Design izhikevich_neuron, start of the top module:
module izhikevich_neuron #(parameter DT = 16'h0100)  
(
    input wire clk,
    input wire rst,
    input wire [15:0] I,           
    output reg spike               
);
Size: ~1,600 cells after synthesis, roughly 33 flip-flops, ~19 I/O pins, roughly 15,000 um^2 of cells after synthesis.
Settings: LEC_CHECK=0, ABC_AREA=0, CAP_MARGIN=20, CORE_MARGIN=2, CORE_UTILIZATION=40, CTS_CLUSTER_DIAMETER=338, CTS_CLUSTER_SIZE=100, SLEW_MARGIN=15, TNS_END_PERCENT=40; clock period 12.0 ns.
run.sh (not shown) runs the stock make flow with config.mk's settings and CLKGATE_MAP_FILE=.
==> next run, changes <==
--- a/flow/config.mk
+++ b/flow/config.mk
@@ -8 +8 @@
-export ABC_AREA = 0
+export ABC_AREA = 1
@@ -11,2 +11,2 @@
-export CORE_UTILIZATION = 40
-export CTS_CLUSTER_DIAMETER = 338
+export CORE_UTILIZATION = 33
+export CTS_CLUSTER_DIAMETER = 291
@@ -13,0 +14 @@
+export PLACE_DENSITY = 0.91
Outcome: Die size went up by a quarter to a third. Area after synthesis went up by a little under a tenth. Critical path depth went up by 3. Count of clock-buffer cells in the layout is unchanged. Maximum frequency went up slightly. Via count went up by about a fifth. Sequential share of layout area went down by 0.13 points. Hold slack gets better by 17 ps. Worst setup slack gets better by 73 ps. Clock skew is about the same.
==> next run, changes <==
--- a/flow/config.mk
+++ b/flow/config.mk
@@ -8 +8 @@
-export ABC_AREA = 1
+export ABC_AREA = 0
@@ -11,2 +11,2 @@
-export CORE_UTILIZATION = 33
-export CTS_CLUSTER_DIAMETER = 291
+export CORE_UTILIZATION = 25
+export CTS_CLUSTER_DIAMETER = 331
@@ -15,2 +15,2 @@
-export SLEW_MARGIN = 15
-export TNS_END_PERCENT = 40
+export SLEW_MARGIN = 20
+export TNS_END_PERCENT = 10
Routed wire length decreases by 7.8%.
Worst setup slack is worse by 350 ps.
Worst hold slack gains 11 ps.

job 101:
Starting RTL as in the previous note.
Settings: LEC_CHECK=0, CAP_MARGIN=5, CORE_MARGIN=2, CORE_UTILIZATION=72, CTS_CLUSTER_DIAMETER=193, CTS_CLUSTER_SIZE=98, HOLD_SLACK_MARGIN=-0.07, PLACE_DENSITY=0.6, SLEW_MARGIN=20; clock period 10.2 ns.
Layout checks on job 101: not met. Flow itself completed; violations: negative setup slack.
Relative to job 101, the following input files were edited for job 102:
--- a/flow/config.mk
+++ b/flow/config.mk
@@ -6,10 +6,9 @@
 export NUM_CORES = 4
 export LEC_CHECK = 0
-export CAP_MARGIN = 5
+export CAP_MARGIN = 20
 export CORE_MARGIN = 2
-export CORE_UTILIZATION = 72
+export CORE_UTILIZATION = 62
 export CTS_CLUSTER_DIAMETER = 193
 export CTS_CLUSTER_SIZE = 98
-export HOLD_SLACK_MARGIN = -0.07
 export PLACE_DENSITY = 0.6
 export SLEW_MARGIN = 20
[summary]
- Final checks on job 102, whose flow otherwise completed, came back failing, citing negative setup slack.
- When the final numbers for job 102 and job 101 were put side by side, the detailed route wirelength on metal3 turned out to be greater in job 101.
- [compare] base=job 101 new=job 102: fmax went up by 11%; floorplan die area went up by 3400 µm²; final area went down by 100 µm².
Relative to job 102, the following input files were edited for job 103:
--- a/flow/config.mk
+++ b/flow/config.mk
@@ -8,7 +8,4 @@
 export CAP_MARGIN = 20
 export CORE_MARGIN = 2
-export CORE_UTILIZATION = 62
-export CTS_CLUSTER_DIAMETER = 193
-export CTS_CLUSTER_SIZE = 98
-export PLACE_DENSITY = 0.6
+export CORE_UTILIZATION = 56
 export SLEW_MARGIN = 20
==> flow/constraint.sdc <==
create_clock -name core_clock -period 6.65 [get_ports {clk}]
set_input_delay 1.3300 -clock core_clock [delete_from_list [all_inputs] [get_ports {clk}]]
set_output_delay 1.3300 -clock core_clock [all_outputs]
set_load 0.01 [all_outputs]
Notes after the runs:
Job 103 finished all stages; however, its layout fails the closing checks, the failures being negative setup slack. Relative to job 102, portion of the clock cycle consumed by the worst path in the final layout has gone up in job 103. Final non-filler cell area on job 103 is up relative to job 102. From job 102 to job 103 the numbers moved as follows: clock input transition at the sequential cells of the worst setup and hold paths held steady, critical path depth went up by 4.2%, well tap count went up 5.0%.
diff inputs: job 103 => job 104
--- a/flow/config.mk
+++ b/flow/config.mk
@@ -7,5 +7,6 @@
 export LEC_CHECK = 0
 export CAP_MARGIN = 20
+export CELL_PAD_IN_SITES_DETAIL_PLACEMENT = 1
 export CORE_MARGIN = 2
-export CORE_UTILIZATION = 56
+export CORE_UTILIZATION = 41
 export SLEW_MARGIN = 20
==> flow/constraint.sdc <==
create_clock -name core_clock -period 12.0 [get_ports {clk}]
set_input_delay 2.4000 -clock core_clock [delete_from_list [all_inputs] [get_ports {clk}]]
set_output_delay 2.4000 -clock core_clock [all_outputs]
set_load 0.01 [all_outputs]
Results
The flow did not stop early for job 104: all stages ran, and the layout cleared the timing, design-rule and antenna checks. Job 104 vs. job 103: effective utilization at floorplan decreased by 15 points relative to the old numbers; final weighted congestion in routability-driven placement decreased by 3.6% relative to the old numbers; number of buffers other than clock buffers in the final layout decreased by 298 relative to the old numbers. Delta (job 104 minus job 103): total global routing track utilization moved down, width of the die moved up, area growth from synthesis to layout moved down, total area of multi-input combinational cells moved down. Fraction of the yosys area taken by sequential cells came out exactly the same in job 104 and job 103. [compare] base=job 103 new=job 104: post-layout period usage of the worst path went down 70 points, worst hold slack closely matched the old numbers.
Changes in job 105 relative to job 104:
--- a/flow/config.mk
+++ b/flow/config.mk
@@ -6,7 +6,11 @@
 export NUM_CORES = 4
 export LEC_CHECK = 0
+export ABC_AREA = 1
 export CAP_MARGIN = 20
 export CELL_PAD_IN_SITES_DETAIL_PLACEMENT = 1
-export CORE_MARGIN = 2
+export CELL_PAD_IN_SITES_GLOBAL_PLACEMENT = 3
+export CORE_ASPECT_RATIO = 1.92
+export CORE_MARGIN = 3
 export CORE_UTILIZATION = 41
+export GPL_TIMING_DRIVEN = 0
 export SLEW_MARGIN = 20
### Flow results
- Job 105 vs. job 104: share of the cycle needed by the critical path after routing went down by 1.8 points.
- Going from job 104 to job 105, number of tap instances went up, count of clock-buffer cells in the layout shows a reduction of 1, placer congestion estimate now sits higher.
- Aggregate routed wire length, job 105 and job 104: higher on job 105
- Global-route usage in job 105 is 3.7 points higher than in job 104
- Job 105 gives more achievable frequency than job 104 did.
- Final setup slack of the worst path (higher): job 105
- Any difference in clock latency at the later pin of the worst-skew pair between job 104 and job 105 is small enough to ignore.
- Summary of job 105 over job 104: count of vias placed by the detailed router now larger; floorplan row count now larger.

The RTL this note starts from:
==> flow/design.v <==
module izhikevich_neuron #(parameter DT = 16'h0100)  
(
    input wire clk,
    input wire rst,
    input wire [15:0] I,           
    output reg spike               
);
    reg signed [15:0] v, u;
    wire signed [15:0] a = 16'h0051;    
    wire signed [15:0] b = 16'h0200;    
    wire signed [15:0] c = -16'sd16640;  
    wire signed [15:0] d = 16'h0800;    
    wire signed [15:0] v_sq;
    wire signed [15:0] term1, term2, term3, dv_raw, du_raw;
    wire signed [15:0] bv;
    localparam signed [15:0] V_THRESH = 16'd7680;  
    cordic_mult sq_v (.x(v), .y(v), .out(v_sq));
    cordic_mult mul_004 (.x(16'h0148), .y(v_sq), .out(term1));
    cordic_mult mul_5v (.x(16'h0500), .y(v), .out(term2));
    assign term3 = 16'd35840;  
    assign dv_raw = term1 + term2 + term3 - u + I;
    cordic_mult mul_bv (.x(b), .y(v), .out(bv));
    assign du_raw = (bv - u);
    wire signed [15:0] du;
    cordic_mult mul_a (.x(a), .y(du_raw), .out(du));
    wire signed [31:0] dv_dt = dv_raw * $signed(DT);
    wire signed [31:0] du_dt = du * $signed(DT);
    always @(posedge clk or posedge rst) begin
        if (rst) begin
            v <= c;
            u <= 0;
            spike <= 0;
        end else begin
            if (v >= V_THRESH) begin
                v <= c;
                u <= u + d;
                spike <= 1;
            end else begin
                v <= v + dv_dt[23:8];  
                u <= u + du_dt[23:8];
                spike <= 0;
            end
        end
    end
endmodule
module cordic_mult(
    input signed [15:0] x,
    input signed [15:0] y,
    output signed [15:0] out
);
    wire signed [31:0] temp;
    assign temp = x * y;
    assign out = temp[23:8];  
endmodule
==> flow/config.mk <==
export PLATFORM = sky130hd
export DESIGN_NAME = izhikevich_neuron
export DESIGN_NICKNAME = izhikevich_neuron
export VERILOG_FILES = /design/flow/design.v
export SDC_FILE = /design/flow/constraint.sdc
export NUM_CORES = 4
export LEC_CHECK = 0
export CAP_MARGIN = 25
export CELL_PAD_IN_SITES_GLOBAL_PLACEMENT = 2
export CORE_MARGIN = 2
export CORE_UTILIZATION = 30
export CTS_CLUSTER_SIZE = 22
export HOLD_SLACK_MARGIN = 0.25
export MIN_ROUTING_LAYER = met2
export PLACE_DENSITY_LB_ADDON = 0.27
export SLEW_MARGIN = 10
==> flow/constraint.sdc <==
create_clock -name core_clock -period 12.0 [get_ports {clk}]
set_input_delay 2.4000 -clock core_clock [delete_from_list [all_inputs] [get_ports {clk}]]
set_output_delay 2.4000 -clock core_clock [all_outputs]
set_load 0.01 [all_outputs]
The starting point went through all stages and came out clean.
Change:
- ABC_AREA: unset -> 0
- CAP_MARGIN: 25 -> 20
- CELL_PAD_IN_SITES_GLOBAL_PLACEMENT: 2 -> unset
- CORE_UTILIZATION: 30 -> 63
- CTS_CLUSTER_DIAMETER: unset -> 331
- CTS_CLUSTER_SIZE: 22 -> 100
- HOLD_SLACK_MARGIN: 0.25 -> unset
- MIN_ROUTING_LAYER: met2 -> unset
- PLACE_DENSITY_LB_ADDON: 0.27 -> 0.3
- SLEW_MARGIN: 10 -> 20
- TNS_END_PERCENT: unset -> 10
What happened: The new run completed with no timing, DRC or antenna violations; via count fell by 26%; maximum frequency is about the same; non-clock buffer count drops by 42; utilization rose by 35 points.
Change:
- CELL_PAD_IN_SITES_GLOBAL_PLACEMENT: unset -> 3
- CORE_UTILIZATION: 63 -> 40
The changed run finished clean; die size increases by 56%; worst setup slack gets better by 110 ps; area after synthesis stays the same; global-route usage went down by 9.0 points.
Change:
- PLACE_DENSITY: unset -> 0.86
- PLACE_DENSITY_LB_ADDON: 0.3 -> unset
=> Critical path depth is lower by 1; sequential cell count is unchanged; clock skew is higher by 3.6 ps.

Setup of run 1:
// izhikevich_neuron: RTL as listed in full above, without the edits since
clock: 13.4 ns
lec_check: 0
abc_area: 1
cap_margin: 20
core_aspect_ratio: 0.92
core_margin: 2
core_utilization: 72
cts_cluster_diameter: 320
cts_cluster_size: 10
place_density: 0.6
setup_slack_margin: 3.96
slew_margin: 20
tns_end_percent: 10
The inputs of run 2 differ from those of run 1 as listed below.
--- a/flow/config.mk
+++ b/flow/config.mk
@@ -10 +9,0 @@
-export CORE_ASPECT_RATIO = 0.92
@@ -13,4 +12,2 @@
-export CTS_CLUSTER_DIAMETER = 320
-export CTS_CLUSTER_SIZE = 10
-export PLACE_DENSITY = 0.6
-export SETUP_SLACK_MARGIN = 3.96
+export MAX_ROUTING_LAYER = met4
+export PLACE_DENSITY_LB_ADDON = 0.08
@@ -18 +14,0 @@
-export TNS_END_PERCENT = 10
==> flow/constraint.sdc <==
create_clock -name core_clock -period 6.49 [get_ports {clk}]
set_input_delay 1.2980 -clock core_clock [delete_from_list [all_inputs] [get_ports {clk}]]
set_output_delay 1.2980 -clock core_clock [all_outputs]
set_load 0.01 [all_outputs]
Results
Vertical die dimension (higher): run 2. Summary of run 2 over run 1: width of the die lower; count of input and output buffers essentially unchanged; placement-stage worst setup slack went down by 5.77 ns. FAIL run 2 @ 5_1_grt: tool exited with error. In terms of die size, run 1 and run 2 differ only marginally.
Setup changes, run 2 to run 3
--- a/flow/config.mk
+++ b/flow/config.mk
@@ -12 +12 @@
-export MAX_ROUTING_LAYER = met4
+export CTS_CLUSTER_DIAMETER = 168
==> flow/constraint.sdc <==
create_clock -name core_clock -period 11.9 [get_ports {clk}]
set_input_delay 2.3800 -clock core_clock [delete_from_list [all_inputs] [get_ports {clk}]]
set_output_delay 2.3800 -clock core_clock [all_outputs]
set_load 0.01 [all_outputs]
Side by side, final weighted congestion in routability-driven placement turned out lower in run 3 than in run 2.
Taking run 2 as the reference, in run 3 HPWL after detailed placement shrank by 5.4 mm; gate count of the mapped netlist held steady.
The final layout from run 3, which completed every stage, passed the timing, design-rule and antenna checks at the end of the flow.
Compared with run 2, run 3 shows a higher worst setup slack after placement.
Comparing run 3 against run 2, there is no change at all in yosys stat chip area.
Run 3 against run 2: number of post-CTS setup repair buffers lost 40; post-placement cell count lost about 9%; placed cell area lost 12%; buffer levels on the longest clock path neither gained nor lost much; die area neither gained nor lost much.

## v6
RTL: the design.v shown in full above, as it stands there.
make LEC_CHECK=0 CAP_MARGIN=20 CORE_MARGIN=2 CORE_UTILIZATION=40 PLACE_DENSITY=0.6 SLEW_MARGIN=20 finish   # period 12.0 ns
Relative to v6, the following input files were edited for v7:
- putting CTS_CLUSTER_SIZE at 100 where nothing was set
- clearing PLACE_DENSITY, which used to be 0.6
- putting TNS_END_PERCENT at 10 where nothing was set
- putting ABC_AREA at 1 where nothing was set
- putting PLACE_DENSITY_LB_ADDON at 0.3 where nothing was set
- putting CTS_CLUSTER_DIAMETER at 331 where nothing was set
### Flow results
Summary: total routed wirelength, v7 worse than v6
The run showing the smaller number of well-tap cells placed is v6.
Taking v6 as the reference, in v7 summed instance area of the synthesized netlist higher, mean routed wirelength per cell lower, via count higher, wire length of the first global-routing pass higher.
There was hardly any difference in sequential share of layout area between v7 and v6.
Going from v6 to v7, area taken by multi-input logic gates grew by a few percent.
Clock-buffer cell count was higher in v6 than in v7.
v7 gives more detailed placer's ending HPWL than v6 did.

the reference run:
RTL: the design.v shown in full above, as it stands there.
==> flow/config.mk <==
export PLATFORM = sky130hd
export DESIGN_NAME = izhikevich_neuron
export DESIGN_NICKNAME = izhikevich_neuron
export VERILOG_FILES = /design/flow/design.v
export SDC_FILE = /design/flow/constraint.sdc
export NUM_CORES = 4
export LEC_CHECK = 0
export ABC_AREA = 1
export CAP_MARGIN = 20
export CORE_MARGIN = 2
export CORE_UTILIZATION = 70
export CTS_CLUSTER_DIAMETER = 72
export PLACE_DENSITY = 0.6
export SETUP_SLACK_MARGIN = -0.46
export SLEW_MARGIN = 20
==> flow/constraint.sdc <==
create_clock -name core_clock -period 7.8 [get_ports {clk}]
set_input_delay 1.5600 -clock core_clock [delete_from_list [all_inputs] [get_ports {clk}]]
set_output_delay 1.5600 -clock core_clock [all_outputs]
set_load 0.01 [all_outputs]
From the logs: the reference run reached the end of the flow and failed the layout checks with negative setup slack.
What the trial run does differently from the reference run at the input level:
- setting MAX_ROUTING_LAYER to met4 for the first time
- removing ABC_AREA (formerly 1)
- removing CTS_CLUSTER_DIAMETER (formerly 72)
- changing CORE_UTILIZATION from 70 to 72
- removing SETUP_SLACK_MARGIN (formerly -0.46)
- removing PLACE_DENSITY (formerly 0.6)
- changing the clock period (ns, I/O delays scaled along) from 7.8 to 11.1
The trial run completed end to end; final checks failed (negative setup slack). Summary of the trial run over the reference run: aggregate negative setup slack climbed 44.99 ns, arrival time of data at the critical path endpoint dropped 0.38 ns. Sort the trial run and the reference run by area after synthesis asc -> top: the trial run.

RTL: the design.v shown in full above, as it stands there.
Settings: LEC_CHECK=0, ABC_AREA=1, CAP_MARGIN=20, CORE_MARGIN=2, CORE_UTILIZATION=71, PLACE_DENSITY_LB_ADDON=0.11, SETUP_SLACK_MARGIN=-0.06, SLEW_MARGIN=20; clock period 10.0 ns.
The baseline aborted during global routing, error ODB-0269.
Rerun with:
Settings changed: CTS_CLUSTER_DIAMETER from default to 179, PLACE_DENSITY from default to 0.38, PLACE_DENSITY_LB_ADDON 0.11 to default, SETUP_SLACK_MARGIN -0.06 to -0.63.
The new run finished but failed the layout checks on setup timing. Synthesized area stays the same. Synthesized cell count does not change. Die size stays the same.
